==> inputs of run M <==
==> flow/design.v <==
`default_nettype none
module busBridge3
  (i_CLK,
   i_rst,
   i_dataRx,
   i_strobeRx,
   o_dataTx,
   i_strobeTx,
   i_strobeSync,
   o_busAddr,
   o_busData,
   i_busData,
   o_busWe,
   o_busRe,
   i_busAck  
   );
   input wire   i_CLK;      
   input wire   i_rst;  
   input wire [7:0] i_dataRx;
   input wire 	    i_strobeRx;  
   output wire [7:0] o_dataTx;
   input wire 	     i_strobeTx;  
   input wire 	     i_strobeSync;
   output reg [31:0] o_busAddr;
   output reg [31:0] o_busData;
   input wire [31:0] i_busData;
   output reg 	     o_busWe;   
   output reg 	     o_busRe;
   input wire 	     i_busAck;
   localparam STROBE_TX_DELAY = 32'd2;  
   reg 		     pendingRead;
   reg [15:0] 	     readMargin;
   reg [15:0] 	     readMarginMin;
   reg [31:0] 	     shiftIn;
   wire [31:0] 	     nextShiftIn = {i_dataRx, shiftIn[31:8]};
   reg [31:0] 	     shiftOut;
   wire [31:0] 	     nextShiftOut = {8'd0, shiftOut[31:8]};
   assign o_dataTx = shiftOut[7:0];
   localparam STATE_IDLE = 8'd0;
   localparam STATE_ADDRINC = 8'd1;
   localparam STATE_WORDWIDTH = 8'd2;
   localparam STATE_NWORDS = 8'd3;
   localparam STATE_ADDRWRITE = 8'd4;
   localparam STATE_WRITE = 8'd5;
   localparam STATE_ADDRREAD = 8'd6;
   localparam STATE_READ = 8'd7;
   localparam STATE_MARGIN = 8'd8;
   reg [1:0] 	     nRemMinusOne;
   reg [7:0] 	     state;
   reg [31:0] 	     addr;
   reg [7:0] 	     config_addrInc;
   reg [1:0] 	     config_wordwidthMinusOne;
   reg [15:0] 	     config_nWordsMinusOne;
   reg [15:0] 	     countNWords;
   task doRead(input [31:0] newAddr, input[15:0] paramCountMinusOne);
      begin
	 o_busRe <= 1'b1;
	 o_busAddr <= newAddr;
	 pendingRead <= 1'b1;
	 addr <= newAddr + {24'd0, config_addrInc};
	 readMargin <= 16'd0;	 
	 if (paramCountMinusOne == 16'd0) begin
	    state <= STATE_IDLE;
	    nRemMinusOne <= 2'd0;		 
	    countNWords <= 16'dx;		 
	 end else begin
	    countNWords <= paramCountMinusOne - 16'd1;
	    state <= STATE_READ;
	    nRemMinusOne <= config_wordwidthMinusOne;		 
	 end
      end
   endtask   
   always @(posedge i_CLK) begin
      o_busWe <= 1'b0;
      o_busRe <= 1'b0;      
      o_busAddr <= 32'bx;      
      o_busData <= 32'bx;      
      readMargin <= (readMargin == 16'hFFFF) ? readMargin : readMargin + 16'd1;
      if (i_strobeTx) begin
	 shiftOut 	<= nextShiftOut;
	 if (pendingRead)
	   readMarginMin <= 16'd0;  
	 else
	   readMarginMin <= readMargin < readMarginMin ? readMargin : readMarginMin;  
      end
      if (i_busAck & pendingRead) begin
	 shiftOut <= i_busData;
	 pendingRead <= 1'b0;
	 readMargin <= 16'd0;
      end
      if (i_strobeRx) begin
	 shiftIn <= nextShiftIn;
	 nRemMinusOne <= nRemMinusOne - 2'd1;
	 if (nRemMinusOne == 2'd0) begin
	    case (state)
	      STATE_IDLE: begin
		 case (i_dataRx)
		   STATE_ADDRWRITE: begin
		      state <= i_dataRx; 
		      nRemMinusOne <= 2'd3;
		   end
		   STATE_WRITE: begin
		      state <= i_dataRx;
		      countNWords <= config_nWordsMinusOne;
		      nRemMinusOne <= config_wordwidthMinusOne;      
		   end
		   STATE_ADDRREAD: begin
		      state <= i_dataRx; 
		      nRemMinusOne <= 2'd3;
		   end
		   STATE_ADDRINC: begin
		      state <= i_dataRx; 
		      nRemMinusOne <= 2'd0;
		   end
		   STATE_WORDWIDTH: begin 
		      state <= i_dataRx; 
		      nRemMinusOne <= 2'd0;
		   end
		   STATE_NWORDS: begin 
		      state <= i_dataRx; 
		      nRemMinusOne <= 2'd1;
		   end
		   STATE_READ: begin
		      doRead(addr, config_nWordsMinusOne);
		   end
		   STATE_MARGIN: begin
		      state <= i_dataRx; 
		      nRemMinusOne <= 2'd0;
		      if (pendingRead) begin
			 shiftOut <= 16'd0;
			 pendingRead <= 1'b0;
		      end else begin
			 shiftOut <= (readMarginMin < STROBE_TX_DELAY) ? 32'd0 : readMarginMin - STROBE_TX_DELAY;
		      end
		      readMarginMin <= 16'hFFFF;
		   end
		   default: begin 
		      state <= STATE_IDLE;
		      nRemMinusOne <= 2'd0;
		   end
		 endcase
	      end
	      STATE_ADDRWRITE: begin 
		 addr <= nextShiftIn;
		 state <= STATE_WRITE;
		 countNWords <= config_nWordsMinusOne;
		 nRemMinusOne <= config_wordwidthMinusOne;      
	      end
	      STATE_ADDRREAD: begin
		 doRead(nextShiftIn, config_nWordsMinusOne);
	      end
	      STATE_ADDRINC: begin 
		 config_addrInc <= nextShiftIn[31:24];
		 state <= STATE_IDLE;
		 nRemMinusOne <= 2'd0;
	      end
	      STATE_WORDWIDTH: begin
		 config_wordwidthMinusOne <= nextShiftIn[31:24];
		 state <= STATE_IDLE;
		 nRemMinusOne <= 2'd0;
	      end
	      STATE_NWORDS: begin
		 config_nWordsMinusOne <= nextShiftIn[31:16];
		 state <= STATE_IDLE;
		 nRemMinusOne <= 2'd0;
	      end
	      STATE_WRITE: begin
		 o_busWe <= 1'b1;
		 o_busAddr <= addr;		 
		 case (config_wordwidthMinusOne)
		   2'd0: o_busData <= {24'd0, nextShiftIn[31:24]};		   
		   2'd1: o_busData <= {16'd0, nextShiftIn[31:16]};
		   2'd2: o_busData <= {8'd0, nextShiftIn[31:8]};
		   2'd3: o_busData <= nextShiftIn;
		 endcase
		 addr <= addr + {24'd0, config_addrInc};
		 if (countNWords == 16'd0) begin
		    state <= STATE_IDLE;
		    nRemMinusOne <= 2'd0;		 
		    countNWords <= 16'dx;		 
		 end else begin
		    countNWords <= countNWords - 16'd1;
		    nRemMinusOne <= config_wordwidthMinusOne;		 
		 end
	      end
	      STATE_READ: begin
		 doRead(addr, countNWords);
	      end
	      STATE_MARGIN: begin
		 state <= STATE_IDLE;
		 nRemMinusOne <= 2'd0;		 	      
	      end
	      default: begin
		 state <= STATE_IDLE;
		 nRemMinusOne <= 2'd0;		 	      
	      end
	    endcase
	 end  
      end  
      if (i_strobeSync) begin
	 state <= STATE_IDLE;
	 nRemMinusOne <= 2'd0;
	 pendingRead <= 1'b0;	 
      end
      if (i_rst) begin
	 o_busWe <= 1'b0;
	 o_busRe <= 1'b0;
	 o_busAddr <= 32'd0;
	 pendingRead <= 1'b0;
	 readMargin <= 16'hFFFF;
	 readMarginMin <= 16'hFFFF;
	 shiftIn <= 32'd0;
	 shiftOut <= 32'd0;
	 nRemMinusOne <= 2'd0;
	 state <= STATE_IDLE;
	 addr <= 32'd0;
	 config_addrInc <= 8'd1;
	 config_wordwidthMinusOne <= 2'd3;
	 config_nWordsMinusOne <= 16'd0;
	 countNWords <= 16'd0;
      end
   end   
endmodule
==> flow/run.sh <==
#!/bin/bash
# the make line also repeats each setting of config.mk as NAME=value (left out here)
make -C /OpenROAD-flow-scripts/flow DESIGN_CONFIG=/design/flow/config.mk WORK_HOME=/design/flow/orfs CLKGATE_MAP_FILE= finish
==> flow/config.mk <==
export PLATFORM = sky130hd
export DESIGN_NAME = busBridge3
export DESIGN_NICKNAME = busBridge3
export VERILOG_FILES = /design/flow/design.v
export SDC_FILE = /design/flow/constraint.sdc
export NUM_CORES = 4
export LEC_CHECK = 0
export CAP_MARGIN = 20
export CORE_MARGIN = 2
export CORE_UTILIZATION = 72
export CTS_CLUSTER_DIAMETER = 27
export CTS_CLUSTER_SIZE = 37
export SETUP_SLACK_MARGIN = 0.52
export SLEW_MARGIN = 20
==> flow/constraint.sdc <==
create_clock -name core_clock -period 3.47 [get_ports {i_CLK}]
set_input_delay 0.6940 -clock core_clock [delete_from_list [all_inputs] [get_ports {i_CLK}]]
set_output_delay 0.6940 -clock core_clock [all_outputs]
set_load 0.01 [all_outputs]
==> inputs of run G, as changes to run M <==
Settings changed: CORE_UTILIZATION 72 to 65, CTS_CLUSTER_DIAMETER 27 to default, CTS_CLUSTER_SIZE 37 to default, SETUP_SLACK_MARGIN 0.52 to 0.23.
==> flow/constraint.sdc (replaced) <==
create_clock -name core_clock -period 1.87 [get_ports {i_CLK}]
set_input_delay 0.3740 -clock core_clock [delete_from_list [all_inputs] [get_ports {i_CLK}]]
set_output_delay 0.3740 -clock core_clock [all_outputs]
set_load 0.01 [all_outputs]
==> comparison table <==
| metric | run M | run G |
|---|---|---|
| Result of the run | did not finish | did not finish |
| Last stage reached | 5_1_grt | 4_1_cts |
| Placed cell count | 1882 | 2216 |
| Num rows | 49 | 51 |
| Post-synthesis share of cell area spent on full adders, half adders and majority gates | 2.85% | 2.85% |
| Post-synth tally of flip-flops with integrated enable | 0 | 0 |
| Pre-Place Util | 72.9% | 66.6% |
| Instance area after placement | 14900 µm² | 17400 µm² |
| Core area | 17800 µm² | 19500 µm² |
| DP HPWL | 27.0 mm | 34.2 mm |
| Ports | 120 | 120 |
| Chip Area | 19100 µm² | 21100 µm² |
| Yosys warning total | 1 | 1 |
| Share of the yosys chip area belonging to registers | 36.8% | 36.8% |
| GP Congestion | 0.998 | 0.956 |
| Overall die width | 138 µm | 145 µm |
| Die Span Y | 138 µm | 145 µm |
| Setup slack after placement | -30.2 ps | -1620 ps |

========
==> run K <==
Starts from the design.v that is shown in full above.
make LEC_CHECK=0 CAP_MARGIN=20 CORE_MARGIN=2 CORE_UTILIZATION=57 SLEW_MARGIN=20 finish   # period 2.84 ns
run.sh (not shown) runs the stock make flow with config.mk's settings and CLKGATE_MAP_FILE=.
==> inputs of run P, as changes to run K <==
--- a/flow/config.mk
+++ b/flow/config.mk
@@ -7,5 +7,8 @@
 export LEC_CHECK = 0
-export CAP_MARGIN = 20
+export CAP_MARGIN = 15
 export CORE_MARGIN = 2
-export CORE_UTILIZATION = 57
+export CORE_UTILIZATION = 72
+export CTS_CLUSTER_SIZE = 37
+export HOLD_SLACK_MARGIN = -0.08
+export SETUP_SLACK_MARGIN = 0.27
 export SLEW_MARGIN = 20
==> flow/constraint.sdc (replaced) <==
create_clock -name core_clock -period 3.33 [get_ports {i_CLK}]
set_input_delay 0.6660 -clock core_clock [delete_from_list [all_inputs] [get_ports {i_CLK}]]
set_output_delay 0.6660 -clock core_clock [all_outputs]
set_load 0.01 [all_outputs]
==> inputs of run R, as changes to run K <==
--- a/flow/config.mk
+++ b/flow/config.mk
@@ -7,5 +7,13 @@
 export LEC_CHECK = 0
+export ABC_AREA = 1
 export CAP_MARGIN = 20
+export CORE_ASPECT_RATIO = 0.61
 export CORE_MARGIN = 2
-export CORE_UTILIZATION = 57
+export CORE_UTILIZATION = 68
+export CTS_CLUSTER_DIAMETER = 43
+export CTS_CLUSTER_SIZE = 75
+export HOLD_SLACK_MARGIN = -0.1
+export MAX_ROUTING_LAYER = met4
+export SETUP_SLACK_MARGIN = 0.71
 export SLEW_MARGIN = 20
+export TNS_END_PERCENT = 5
==> flow/constraint.sdc (replaced) <==
create_clock -name core_clock -period 7.09 [get_ports {i_CLK}]
set_input_delay 1.4180 -clock core_clock [delete_from_list [all_inputs] [get_ports {i_CLK}]]
set_output_delay 1.4180 -clock core_clock [all_outputs]
set_load 0.01 [all_outputs]
==> summary of the runs <==
Run R completed with no timing, DRC or antenna violations. Run K reached the layout checks and failed them: negative setup slack. Run P completed, yet does not pass: negative setup slack. The power of run K is 3.0 times that of run R. Die size, highest first: run K, run R, run P. Between run P and run R, the lower synthesized area is in run R (gap 0.66%, measured against run R). Of run K and run P, run K has the higher combinational power (gap about 13%, measured against run P). In run K the non-clock buffer count is higher than in run P, by 94. Against run R, the critical path depth of run K is higher by 5.
Power and IR drop assume default switching activity.
